==> job 8308 <==
==> flow/design.v (excerpt) <==
module cordic(clk, angle, sine, cosine);
  input clk;
  input signed [31:0] angle;  
  output signed [15:0] sine;  
  output signed [15:0] cosine;
  reg signed [15:0] x [0:12];
  reg signed [15:0] y [0:12];
  reg signed [31:0] z [0:12];
  parameter scaling_factor = 19896;  
  wire [1:0] sector;
  assign sector = angle[31:30];
  assign sine = y[12];
  assign cosine = x[12];
  wire signed [31:0] theta [0:12];
  assign theta [ 0] = 'h20000000;   
  assign theta [ 1] = 'h12E4051D;   
  assign theta [ 2] = 'h9FB385B;    
  assign theta [ 3] = 'h51111D4;    
  assign theta [ 4] = 'h28B0D43;    
  assign theta [ 5] = 'h145D7E1;    
  assign theta [ 6] = 'hA2F61E;     
  assign theta [ 7] = 'h517C55;     
  assign theta [ 8] = 'h28BE53;     
  assign theta [ 9] = 'h145F2E;     
  assign theta [10] = 'hA2F98;      
  assign theta [11] = 'h517CC;      
  assign theta [12] = 'h28BE6;      
  always @(posedge clk)
  begin 
    if (sector == 2'b00) begin
	  x[0] <= scaling_factor;
      y[0] <= 0;
      z[0] <= angle;      
    end
    else if  (sector == 2'b11) begin
  ...
==> flow/config.mk <==
export PLATFORM = sky130hd
export DESIGN_NAME = cordic
export DESIGN_NICKNAME = cordic
export VERILOG_FILES = /design/flow/design.v
export SDC_FILE = /design/flow/constraint.sdc
export NUM_CORES = 4
export LEC_CHECK = 0
export ABC_AREA = 1
export CAP_MARGIN = 20
export CORE_ASPECT_RATIO = 1.12
export CORE_MARGIN = 2
export CORE_UTILIZATION = 72
export CTS_CLUSTER_DIAMETER = 49
export CTS_CLUSTER_SIZE = 10
export PLACE_DENSITY_LB_ADDON = 0.08
export SETUP_SLACK_MARGIN = 0.31
export SLEW_MARGIN = 20
export TNS_END_PERCENT = 5
==> flow/constraint.sdc <==
create_clock -name core_clock -period 1.03 [get_ports {clk}]
set_input_delay 0.2060 -clock core_clock [delete_from_list [all_inputs] [get_ports {clk}]]
set_output_delay 0.2060 -clock core_clock [all_outputs]
set_load 0.01 [all_outputs]
run.sh (not shown) runs the stock make flow with config.mk's settings and CLKGATE_MAP_FILE=.
==> job 1006: changes against job 8308 <==
Settings changed: ABC_AREA 1 to default, CORE_ASPECT_RATIO 1.12 to 0.88, CORE_UTILIZATION 72 to 58, CTS_CLUSTER_DIAMETER 49 to default, CTS_CLUSTER_SIZE 10 to 57, GPL_ROUTABILITY_DRIVEN from default to 1, PLACE_DENSITY_LB_ADDON 0.08 to default, SETUP_SLACK_MARGIN 0.31 to default, SLEW_MARGIN 20 to 40, TNS_END_PERCENT 5 to default.
==> flow/constraint.sdc (replaced) <==
create_clock -name core_clock -period 4.74 [get_ports {clk}]
set_input_delay 0.9480 -clock core_clock [delete_from_list [all_inputs] [get_ports {clk}]]
set_output_delay 0.9480 -clock core_clock [all_outputs]
set_load 0.01 [all_outputs]
==> job 8562: changes against job 8308 <==
Settings changed: CORE_ASPECT_RATIO 1.12 to default, CORE_UTILIZATION 72 to 40, CTS_CLUSTER_DIAMETER 49 to default, PLACE_DENSITY_LB_ADDON 0.08 to 0.12, SETUP_SLACK_MARGIN 0.31 to 0.93, TNS_END_PERCENT 5 to 30.
==> flow/constraint.sdc (replaced) <==
create_clock -name core_clock -period 3.5 [get_ports {clk}]
set_input_delay 0.7000 -clock core_clock [delete_from_list [all_inputs] [get_ports {clk}]]
set_output_delay 0.7000 -clock core_clock [all_outputs]
set_load 0.01 [all_outputs]
==> job 248: changes against job 8308 <==
Settings changed: ABC_AREA 1 to 0, CAP_MARGIN 20 to 25, CORE_ASPECT_RATIO 1.12 to 0.5, CORE_MARGIN 2 to 7, CORE_UTILIZATION 72 to 71, CTS_CLUSTER_DIAMETER 49 to default, CTS_CLUSTER_SIZE 10 to 57, HOLD_SLACK_MARGIN from default to 0.25, PLACE_DENSITY_LB_ADDON 0.08 to 0.14, SETUP_SLACK_MARGIN 0.31 to 0.27, SLEW_MARGIN 20 to 10, TNS_END_PERCENT 5 to default.
==> flow/constraint.sdc (replaced) <==
create_clock -name core_clock -period 3.5 [get_ports {clk}]
set_input_delay 0.7000 -clock core_clock [delete_from_list [all_inputs] [get_ports {clk}]]
set_output_delay 0.7000 -clock core_clock [all_outputs]
set_load 0.01 [all_outputs]
==> comparison table <==
| item | job 8308 | job 1006 | job 248 | job 8562 |
|---|---|---|---|---|
| Post-layout period usage | - | 81.0% | 95.2% | 73.0% |
| Cell with the largest stage delay on the worst path | - | dfxtp_1 | fa_2 | dfxtp_4 |
| Residual DRC count | - | 0 | 0 | 0 |
| Synthesis area per yosys | 0.0592 mm² | 0.0466 mm² | 0.0466 mm² | 0.0592 mm² |
| Sum of met3 wire segment lengths after detailed routing | - | 2.68 mm | 4.48 mm | 5.93 mm |
| Fmax achieved | - | 261 MHz | 300 MHz | 391 MHz |
| Register-to-register setup slack | - | 0.90 ns | 0.17 ns | 0.95 ns |
| Outcome | did not finish | no timing/DRC/antenna violations | no timing/DRC/antenna violations | no timing/DRC/antenna violations |
| Last stage reached | 4_1_cts | - | - | - |
| Non-filler instance count after layout | - | 6363 | 6290 | 11400 |
| Clock transition at the register clock pins on the worst setup and hold paths after CTS | - | 0.06 ns | 0.06 ns | 0.06 ns |
| Antenna cell count | - | 0 | 0 | 0 |
| Multi-input comb cells | - | 4086 | 4086 | 6952 |
| GR met2 Demand/Resource | - | 39.0% | 47.0% | 38.4% |
| Startpoint of the worst-slack reg-to-reg timing path | - | z[7][31] | y[2][2] | x[10][11] |


==> inputs of trial 15 <==
cordic again, from the RTL that the note above started with.
make LEC_CHECK=0 ABC_AREA=0 CAP_MARGIN=20 CORE_ASPECT_RATIO=0.88 CORE_MARGIN=2 CORE_UTILIZATION=58 CTS_CLUSTER_SIZE=57 GPL_ROUTABILITY_DRIVEN=1 SETUP_SLACK_MARGIN=1.23 SLEW_MARGIN=5 finish   # period 4.74 ns
==> trial 81: changes against trial 15 <==
ABC_AREA = 1   (was 0)
CELL_PAD_IN_SITES_DETAIL_PLACEMENT = 2   (was not set)
CELL_PAD_IN_SITES_GLOBAL_PLACEMENT = 2   (was not set)
CORE_ASPECT_RATIO = 0.5   (was 0.88)
CORE_UTILIZATION = 40   (was 58)
CTS_CLUSTER_SIZE = 10   (was 57)
GPL_ROUTABILITY_DRIVEN = 0   (was 1)
GPL_TIMING_DRIVEN = 1   (was not set)
HOLD_SLACK_MARGIN = 0.19   (was not set)
MAX_ROUTING_LAYER = met4   (was not set)
PLACE_DENSITY_LB_ADDON = 0.19   (was not set)
SETUP_SLACK_MARGIN = not set   (was 1.23)
TNS_END_PERCENT = 70   (was not set)
==> flow/constraint.sdc (replaced) <==
create_clock -name core_clock -period 3.5 [get_ports {clk}]
set_input_delay 0.7000 -clock core_clock [delete_from_list [all_inputs] [get_ports {clk}]]
set_output_delay 0.7000 -clock core_clock [all_outputs]
set_load 0.01 [all_outputs]
==> summary of the runs <==
Worst hold slack: trial 15 is lower than trial 81 (0.0023 ns). In trial 15 the core utilization is higher than in trial 81, by 21 points. Against trial 81, the design area of trial 15 is lower by about 20%. In trial 81 the register-to-register slack is worse than in trial 15, by 1.1 ns. Against trial 15, the maximum frequency of trial 81 is higher by 5.1%. Between trial 15 and trial 81, the lower final cell count is in trial 15 (gap 43%, measured against trial 81). Of trial 15 and trial 81, trial 15 has the higher critical path depth (gap 1). Of trial 15 and trial 81, trial 81 has the higher first-iteration DRC count (gap about 25%, measured against trial 81). In trial 81 the synthesized cell count is larger than in trial 15, by about 80%.
==> figures <==
quantity                                                                         trial 81                  trial 15
Worst slack at placement                                                         0.495 ns                   1.07 ns
Largest net degree at the start of global routing                                      35                        40
Largest fanout on the critical path                                                     4                        11
XOR-XNOR Cells, Area Fraction                                                       8.23%                     13.4%
Synthesized-area fraction occupied by ao, oa, aoi and oai cells                     8.80%                     19.7%
Cell with the most instances after synthesis                     sky130_fd_sc_hd__nand2_1  sky130_fd_sc_hd__dfxtp_1
Number of cells on the critical path                                                   13                        14
Time the worst path needs with I/O delays and setup                               3.28 ns                   3.44 ns
Routed vias                                                                         60700                     35100
Largest stage delay on the critical path                                          0.57 ns                   0.48 ns
Synthesized netlist net count                                                        9941                      5921
Status                                                   no timing/DRC/antenna violations  no timing/DRC/antenna violations
Sum of buffers and inverters on the critical path                                       1                         3
Hold Path End                                                             z[1][6]$_DFF_P_           z[4][1]$_DFF_P_
Die Footprint                                                                  151000 um2                 82600 um2
Nets                                                                                10100                      6053
Mux share of post-synthesis cell area                                             0.0338%                     1.05%
Crit Reg-Reg Endpoint                                                    x[9][14]$_DFF_P_          z[5][29]$_DFF_P_
Critical Path AT                                                                  3.85 ns                   4.01 ns
